Design USER_PRJ1, start of the top module:
module USER_PRJ1 #( parameter pADDR_WIDTH   = 12,
                   parameter pDATA_WIDTH   = 32
                 )
(
  output wire                        awready,
  output wire                        arready,
  output wire                        wready,
  output wire                        rvalid,
  output wire  [(pDATA_WIDTH-1) : 0] rdata,
  input  wire                        awvalid,
  input  wire                [11: 0] awaddr,
  input  wire                        arvalid,
  input  wire                [11: 0] araddr,
  input  wire                        wvalid,
  input  wire  [(pDATA_WIDTH-1) : 0] wdata,
  input  wire                        rready,
  input  wire                        ss_tvalid,
  input  wire  [(pDATA_WIDTH-1) : 0] ss_tdata,
  input  wire                        sm_tready,
  output wire                        ss_tready,
  output wire                        sm_tvalid,
  output wire  [(pDATA_WIDTH-1) : 0] sm_tdata,
  input  wire                        axi_clk,
  input  wire                        axi_reset_n
);
Settings: LEC_CHECK=0, ABC_AREA=1, CAP_MARGIN=40, CELL_PAD_IN_SITES_DETAIL_PLACEMENT=1, CELL_PAD_IN_SITES_GLOBAL_PLACEMENT=0, CORE_MARGIN=9, CORE_UTILIZATION=17, CTS_CLUSTER_DIAMETER=82, CTS_CLUSTER_SIZE=20, GPL_ROUTABILITY_DRIVEN=1, GPL_TIMING_DRIVEN=0, MAX_ROUTING_LAYER=met5, MIN_ROUTING_LAYER=met2, PLACE_DENSITY_LB_ADDON=0.15, SETUP_SLACK_MARGIN=1.47, SLEW_MARGIN=20, TNS_END_PERCENT=10; clock period 6.28 ns.
run.sh (not shown) runs the stock make flow with config.mk's settings and CLKGATE_MAP_FILE=.
The starting point completed, yet does not pass: negative setup slack.
==> next run, changes <==
Settings changed: ABC_AREA 1 to default, CAP_MARGIN 40 to 20, CELL_PAD_IN_SITES_DETAIL_PLACEMENT 1 to default, CELL_PAD_IN_SITES_GLOBAL_PLACEMENT 0 to default, CORE_MARGIN 9 to 2, CORE_UTILIZATION 17 to 40, CTS_CLUSTER_DIAMETER 82 to default, CTS_CLUSTER_SIZE 20 to default, GPL_ROUTABILITY_DRIVEN 1 to default, GPL_TIMING_DRIVEN 0 to default, MAX_ROUTING_LAYER met5 to default, MIN_ROUTING_LAYER met2 to default, PLACE_DENSITY_LB_ADDON 0.15 to default, SETUP_SLACK_MARGIN 1.47 to default, TNS_END_PERCENT 10 to default.
Clock period 6.28 ns to 8.59 ns, I/O delays scaled along.
Result:
- Now the flow ran to the end with no violations
- hold slack gets better by 0.035 ns
- wire length goes down by well over a third
- sequential share of layout area goes up by 7.2 points
- non-clock buffer count goes down by 442
- global-route usage goes up by 0.38 points
- clock skew goes down by 0.052 ns
- synthesized area goes down by a few percent
- register-to-register slack gets better by 1.2 ns
- worst setup slack gets better by 1.2 ns
- core utilization goes up by 24 points

========
Starting RTL as in the previous note.
make LEC_CHECK=0 CAP_MARGIN=40 CORE_MARGIN=2 CORE_UTILIZATION=70 CTS_CLUSTER_SIZE=50 SETUP_SLACK_MARGIN=1.33 SLEW_MARGIN=20 finish   # period 5.33 ns
The baseline ran to the end with violations: setup timing.
Change:
- CAP_MARGIN: 40 -> 20
- CORE_UTILIZATION: 70 -> 31
- CTS_CLUSTER_SIZE: 50 -> default
- SETUP_SLACK_MARGIN: 1.33 -> default
- clock period: 5.33 -> 8.59 ns (I/O delays scaled with it)
=> The changed run finished with timing, DRC and antenna clean. Hold slack gets better by 0.13 ns. Register-to-register slack improved by 2.1 ns. Sequential cell count does not change. Global-route usage falls by 21 points. Worst setup slack improved by 2.1 ns.
Change:
- CORE_UTILIZATION: 31 -> 56
- SETUP_SLACK_MARGIN: default -> 2.82
- clock period: 8.59 -> 10.2 ns (I/O delays scaled with it)
The new run produced a clean layout.
Utilization goes up by 29 points.
Via count goes up by about 4.6%.
Setup slack improved by 2.6 ns.
Routed wire length goes up by about 5.5%.
Sequential share of layout area goes up by 0.17 points.
Change:
- CORE_UTILIZATION: 56 -> 68
- CTS_CLUSTER_DIAMETER: default -> 45
- CTS_CLUSTER_SIZE: default -> 23
- HOLD_SLACK_MARGIN: default -> -0.09
- TNS_END_PERCENT: default -> 5
=>
- non-clock buffer count is lower by 12
- synthesized area stays the same
- via count is higher by 2.2%
- first-iteration DRC count is higher by 27%
- setup slack is worse by 0.23 ns
- cell count is lower by 3.9%
- die area is lower by 17%
- final area is lower by 0.58%
- core utilization is higher by 13 points
Change:
- ABC_AREA: default -> 1
- CORE_UTILIZATION: 68 -> 72
- CTS_CLUSTER_DIAMETER: 45 -> default
- CTS_CLUSTER_SIZE: 23 -> 90
- HOLD_SLACK_MARGIN: -0.09 -> default
- PLACE_DENSITY_LB_ADDON: default -> 0.2
- SETUP_SLACK_MARGIN: 2.82 -> default
- TNS_END_PERCENT: 5 -> default
- clock period: 10.2 -> 4.77 ns (I/O delays scaled with it)
=> The new run reached the layout checks and failed them: setup timing. First-iteration DRC count is higher by 120%. Clock-buffer cell count is higher by 15. Worst setup slack gets worse by 4.9 ns.
